==> run R: inputs <==
==> flow/design.v (excerpt) <==
module rotational_cordic (
  output logic data_out_rot,
  output logic [15:0] xprime,
  output logic [15:0] yprime,
  input logic [15:0] x,
  input logic [15:0] y,
  input logic [15:0] theta,
  input logic clk, reset, start
);
parameter logic [255:0] rot_lut = {
	16'd12868,	 
	16'd7596,	 
	16'd4014,	 
	16'd2037,	 
	16'd1023,	 
	16'd512,	 
	16'd256,	 
	16'd128,	 
	16'd64,		 
	16'd32,		 
	16'd16,		 
	16'd8,		 
	16'd4,		 
	16'd2,		 
	16'd1,		 
	16'd0		 
};
parameter k = 0.607252935;
parameter int k_scaled = 9949;	 
parameter stages = 16;
parameter n = 16;
logic signed [n:0] r_x[stages], r_y[stages];
logic signed [15:0] r_theta[stages];
logic r_data_out[stages];
assign r_x[0] = {x[15], x};
assign r_y[0] = {y[15], y};
assign r_theta[0] = theta;
assign r_data_out[0] = start;
logic signed [n:0] x_out[stages], y_out[stages];
logic signed [15:0] theta_out[stages];
assign data_out_rot = r_data_out[stages - 1];
logic signed [n:0] x_prime, y_prime;
assign x_prime = x_out[stages - 1] * k_scaled /  (1 << 14);
assign y_prime = y_out[stages - 1] * k_scaled /  (1 << 14);
assign xprime = {x_prime[n], x_prime[n - 2:0]};
assign yprime = {y_prime[n], y_prime[n - 2:0]};
genvar i;
generate
for (i = 0; i < stages - 1; i++)
begin: registers
	always_ff @(posedge clk, posedge reset)
		if (reset)
		begin
			r_x[i + 1] <= 0;
			r_y[i + 1] <= 0;
			r_theta[i + 1] <= 0;
			r_data_out[i + 1] <= 0;
		end
		else
		begin
			r_x[i + 1] <= x_out[i];
			r_y[i + 1] <= y_out[i];
  ...
export LEC_CHECK = 0
export CAP_MARGIN = 20
export CELL_PAD_IN_SITES_GLOBAL_PLACEMENT = 1
export CORE_MARGIN = 4
export CORE_UTILIZATION = 32
export CTS_CLUSTER_DIAMETER = 378
export GPL_ROUTABILITY_DRIVEN = 1
export GPL_TIMING_DRIVEN = 1
export MIN_ROUTING_LAYER = met2
export PLACE_DENSITY = 0.42
export SETUP_SLACK_MARGIN = 1.36
export SLEW_MARGIN = 40
export TNS_END_PERCENT = 70
create_clock -name core_clock -period 14.5 [get_ports {clk}]
run.sh (not shown) runs the stock make flow with config.mk's settings and CLKGATE_MAP_FILE=.
==> run Y: changes against run R <==
CELL_PAD_IN_SITES_GLOBAL_PLACEMENT = unset   (was 1)
CORE_MARGIN = 2   (was 4)
CORE_UTILIZATION = 71   (was 32)
CTS_CLUSTER_DIAMETER = 36   (was 378)
CTS_CLUSTER_SIZE = 19   (was unset)
GPL_ROUTABILITY_DRIVEN = unset   (was 1)
GPL_TIMING_DRIVEN = unset   (was 1)
MIN_ROUTING_LAYER = unset   (was met2)
PLACE_DENSITY = unset   (was 0.42)
PLACE_DENSITY_LB_ADDON = 0.28   (was unset)
SETUP_SLACK_MARGIN = -0.96   (was 1.36)
SLEW_MARGIN = 20   (was 40)
TNS_END_PERCENT = unset   (was 70)
==> flow/constraint.sdc (replaced) <==
create_clock -name core_clock -period 11.2 [get_ports {clk}]
set_input_delay 2.2400 -clock core_clock [delete_from_list [all_inputs] [get_ports {clk}]]
set_output_delay 2.2400 -clock core_clock [all_outputs]
set_load 0.01 [all_outputs]
==> metrics.cfg <==
[run_status]
outcome=timing/DRC/antenna clean

[timing]
skew_ns=0.0447
relSlewSlack_pct=35.1
tightest_slew_ns=0.967

[worst_setup_path]
r2r-end=r_y[3][16]$_DFF_PP0_
cp.required_ns=11.60

[global_route]
grt_use_met1_pct=0

[finish]
area_share_clock_buf_inv_pct=4.58

[route]
drt_iter0_markers=6763

[floorplanning]
fp_util_pct=32.2

the above is filed under run R

==> metrics.cfg <==
[timing]
setup_viol=32
finalWorstSetupSlack_ns=-0.802
tightest_slew_ns=1.14

[run_status]
so.violations=negative setup slack
outcome=complete, but fails checks

[global_route]
grt_use_met1_pct=42.0

the above is filed under run Y



==> inputs of run a <==
==> flow/design.v <==
module rotational_cordic_stage #(parameter rot, i, n) (
  output logic signed [n:0] xprime, yprime,
  output logic signed [15:0] theta_out,
  input logic signed [n:0] x, y,
  input logic signed [15:0] theta
);
logic sigma;
assign sigma = theta[15] === 1;
assign theta_out = sigma ? theta + rot : theta - rot;
assign xprime = sigma ? x + (y >>> i) : x - (y >>> i);
assign yprime = sigma ? y - (x >>> i) : y + (x >>> i);
endmodule
module rotational_cordic (
  output logic data_out_rot,
  output logic [15:0] xprime,
  output logic [15:0] yprime,
  input logic [15:0] x,
  input logic [15:0] y,
  input logic [15:0] theta,
  input logic clk, reset, start
);
parameter logic [255:0] rot_lut = {
	16'd12868,	 
	16'd7596,	 
	16'd4014,	 
	16'd2037,	 
	16'd1023,	 
	16'd512,	 
	16'd256,	 
	16'd128,	 
	16'd64,		 
	16'd32,		 
	16'd16,		 
	16'd8,		 
	16'd4,		 
	16'd2,		 
	16'd1,		 
	16'd0		 
};
parameter k = 0.607252935;
parameter int k_scaled = 9949;	 
parameter stages = 16;
parameter n = 16;
logic signed [n:0] r_x[stages], r_y[stages];
logic signed [15:0] r_theta[stages];
logic r_data_out[stages];
assign r_x[0] = {x[15], x};
assign r_y[0] = {y[15], y};
assign r_theta[0] = theta;
assign r_data_out[0] = start;
logic signed [n:0] x_out[stages], y_out[stages];
logic signed [15:0] theta_out[stages];
assign data_out_rot = r_data_out[stages - 1];
logic signed [n:0] x_prime, y_prime;
assign x_prime = x_out[stages - 1] * k_scaled /  (1 << 14);
assign y_prime = y_out[stages - 1] * k_scaled /  (1 << 14);
assign xprime = {x_prime[n], x_prime[n - 2:0]};
assign yprime = {y_prime[n], y_prime[n - 2:0]};
genvar i;
generate
for (i = 0; i < stages - 1; i++)
begin: registers
	always_ff @(posedge clk, posedge reset)
		if (reset)
		begin
			r_x[i + 1] <= 0;
			r_y[i + 1] <= 0;
			r_theta[i + 1] <= 0;
			r_data_out[i + 1] <= 0;
		end
		else
		begin
			r_x[i + 1] <= x_out[i];
			r_y[i + 1] <= y_out[i];
			r_theta[i + 1] <= theta_out[i];
			r_data_out[i + 1] <= r_data_out[i];
		end
end
for (i = 0; i < stages; i++)
begin: calcStages
	rotational_cordic_stage #(.rot(rot_lut[16*(15-i) +: 16]), .i(i), .n(n)) s0 (
		.x(r_x[i]), .y(r_y[i]), .theta(r_theta[i]),
		.xprime(x_out[i]), .yprime(y_out[i]), .theta_out(theta_out[i]), .*
	);
end
endgenerate
endmodule
==> flow/run.sh <==
#!/bin/bash
# the make line also repeats each setting of config.mk as NAME=value (left out here)
make -C /OpenROAD-flow-scripts/flow DESIGN_CONFIG=/design/flow/config.mk WORK_HOME=/design/flow/orfs CLKGATE_MAP_FILE= finish
==> flow/config.mk <==
export PLATFORM = sky130hd
export DESIGN_NAME = rotational_cordic
export DESIGN_NICKNAME = rotational_cordic
export VERILOG_FILES = /design/flow/design.v
export SDC_FILE = /design/flow/constraint.sdc
export NUM_CORES = 4
export LEC_CHECK = 0
export CAP_MARGIN = 20
export CORE_MARGIN = 4
export CORE_UTILIZATION = 40
export GPL_ROUTABILITY_DRIVEN = 1
export GPL_TIMING_DRIVEN = 0
export HOLD_SLACK_MARGIN = 0.29
export PLACE_DENSITY = 0.78
export SETUP_SLACK_MARGIN = 4.03
export SLEW_MARGIN = 40
export TNS_END_PERCENT = 70
==> flow/constraint.sdc <==
create_clock -name core_clock -period 14.5 [get_ports {clk}]
set_input_delay 2.9000 -clock core_clock [delete_from_list [all_inputs] [get_ports {clk}]]
set_output_delay 2.9000 -clock core_clock [all_outputs]
set_load 0.01 [all_outputs]
==> run b: changes against run a <==
==> flow/config.mk (replaced) <==
export PLATFORM = sky130hd
export DESIGN_NAME = rotational_cordic
export DESIGN_NICKNAME = rotational_cordic
export VERILOG_FILES = /design/flow/design.v
export SDC_FILE = /design/flow/constraint.sdc
export NUM_CORES = 4
export LEC_CHECK = 0
export ABC_AREA = 1
export CAP_MARGIN = 40
export CELL_PAD_IN_SITES_GLOBAL_PLACEMENT = 1
export CORE_ASPECT_RATIO = 1.48
export CORE_MARGIN = 2
export CORE_UTILIZATION = 38
export CTS_CLUSTER_SIZE = 59
export GPL_ROUTABILITY_DRIVEN = 0
export HOLD_SLACK_MARGIN = 0.13
export MIN_ROUTING_LAYER = met1
export PLACE_DENSITY_LB_ADDON = 0.07
export SETUP_SLACK_MARGIN = 0.24
export SLEW_MARGIN = 25
export TNS_END_PERCENT = 80
==> flow/constraint.sdc (replaced) <==
create_clock -name core_clock -period 13.0 [get_ports {clk}]
set_input_delay 2.6000 -clock core_clock [delete_from_list [all_inputs] [get_ports {clk}]]
set_output_delay 2.6000 -clock core_clock [all_outputs]
set_load 0.01 [all_outputs]
==> run c: changes against run a <==
==> flow/config.mk (replaced) <==
export PLATFORM = sky130hd
export DESIGN_NAME = rotational_cordic
export DESIGN_NICKNAME = rotational_cordic
export VERILOG_FILES = /design/flow/design.v
export SDC_FILE = /design/flow/constraint.sdc
export NUM_CORES = 4
export LEC_CHECK = 0
export CAP_MARGIN = 20
export CORE_MARGIN = 2
export CORE_UTILIZATION = 71
export CTS_CLUSTER_DIAMETER = 36
export CTS_CLUSTER_SIZE = 19
export PLACE_DENSITY_LB_ADDON = 0.28
export SETUP_SLACK_MARGIN = -0.96
export SLEW_MARGIN = 20
==> flow/constraint.sdc (replaced) <==
create_clock -name core_clock -period 11.1 [get_ports {clk}]
set_input_delay 2.2200 -clock core_clock [delete_from_list [all_inputs] [get_ports {clk}]]
set_output_delay 2.2200 -clock core_clock [all_outputs]
set_load 0.01 [all_outputs]
==> run d: changes against run a <==
==> flow/config.mk (replaced) <==
export PLATFORM = sky130hd
export DESIGN_NAME = rotational_cordic
export DESIGN_NICKNAME = rotational_cordic
export VERILOG_FILES = /design/flow/design.v
export SDC_FILE = /design/flow/constraint.sdc
export NUM_CORES = 4
export LEC_CHECK = 0
export ABC_AREA = 1
export CAP_MARGIN = 15
export CORE_ASPECT_RATIO = 0.52
export CORE_MARGIN = 2
export CORE_UTILIZATION = 72
export CTS_CLUSTER_DIAMETER = 209
export CTS_CLUSTER_SIZE = 22
export HOLD_SLACK_MARGIN = -0.07
export SETUP_SLACK_MARGIN = 1.84
export SLEW_MARGIN = 20
==> flow/constraint.sdc (replaced) <==
create_clock -name core_clock -period 7.06 [get_ports {clk}]
set_input_delay 1.4120 -clock core_clock [delete_from_list [all_inputs] [get_ports {clk}]]
set_output_delay 1.4120 -clock core_clock [all_outputs]
set_load 0.01 [all_outputs]
==> out/results.txt <==
Status -> complete, but fails checks
SO Faults -> setup timing
PnR worst setup slack -> -3.90 ns
Final TNS setup -> -119.16 ns
OpenROAD warning count -> 85
FF-to-FF path depth -> 13
Final setup vio count -> 32
Fmax -> 0.0912 GHz
[end of results for run d]
==> out/results.txt <==
Status -> finished clean
Fmax -> 0.0787 GHz
FF-to-FF path depth -> 13
Final setup vio count -> 0
OpenROAD warning count -> 74
PnR worst setup slack -> 1.80 ns
[end of results for run a]
==> out/results.txt <==
Status -> complete, but fails checks
SO Faults -> setup timing
PnR worst setup slack -> -0.770 ns
FF-to-FF path depth -> 12
Fmax -> 0.0842 GHz
Final setup vio count -> 32
OpenROAD warning count -> 80
Final TNS setup -> -17.65 ns
[end of results for run c]
==> out/results.txt <==
Status -> finished clean
Global route hottest layer -> met2
Fmax -> 0.0831 GHz
OpenROAD warning count -> 76
PnR worst setup slack -> 0.969 ns
Final setup vio count -> 0
EDFF count, synth -> 0
Final TNS setup -> 0 ns
[end of results for run b]
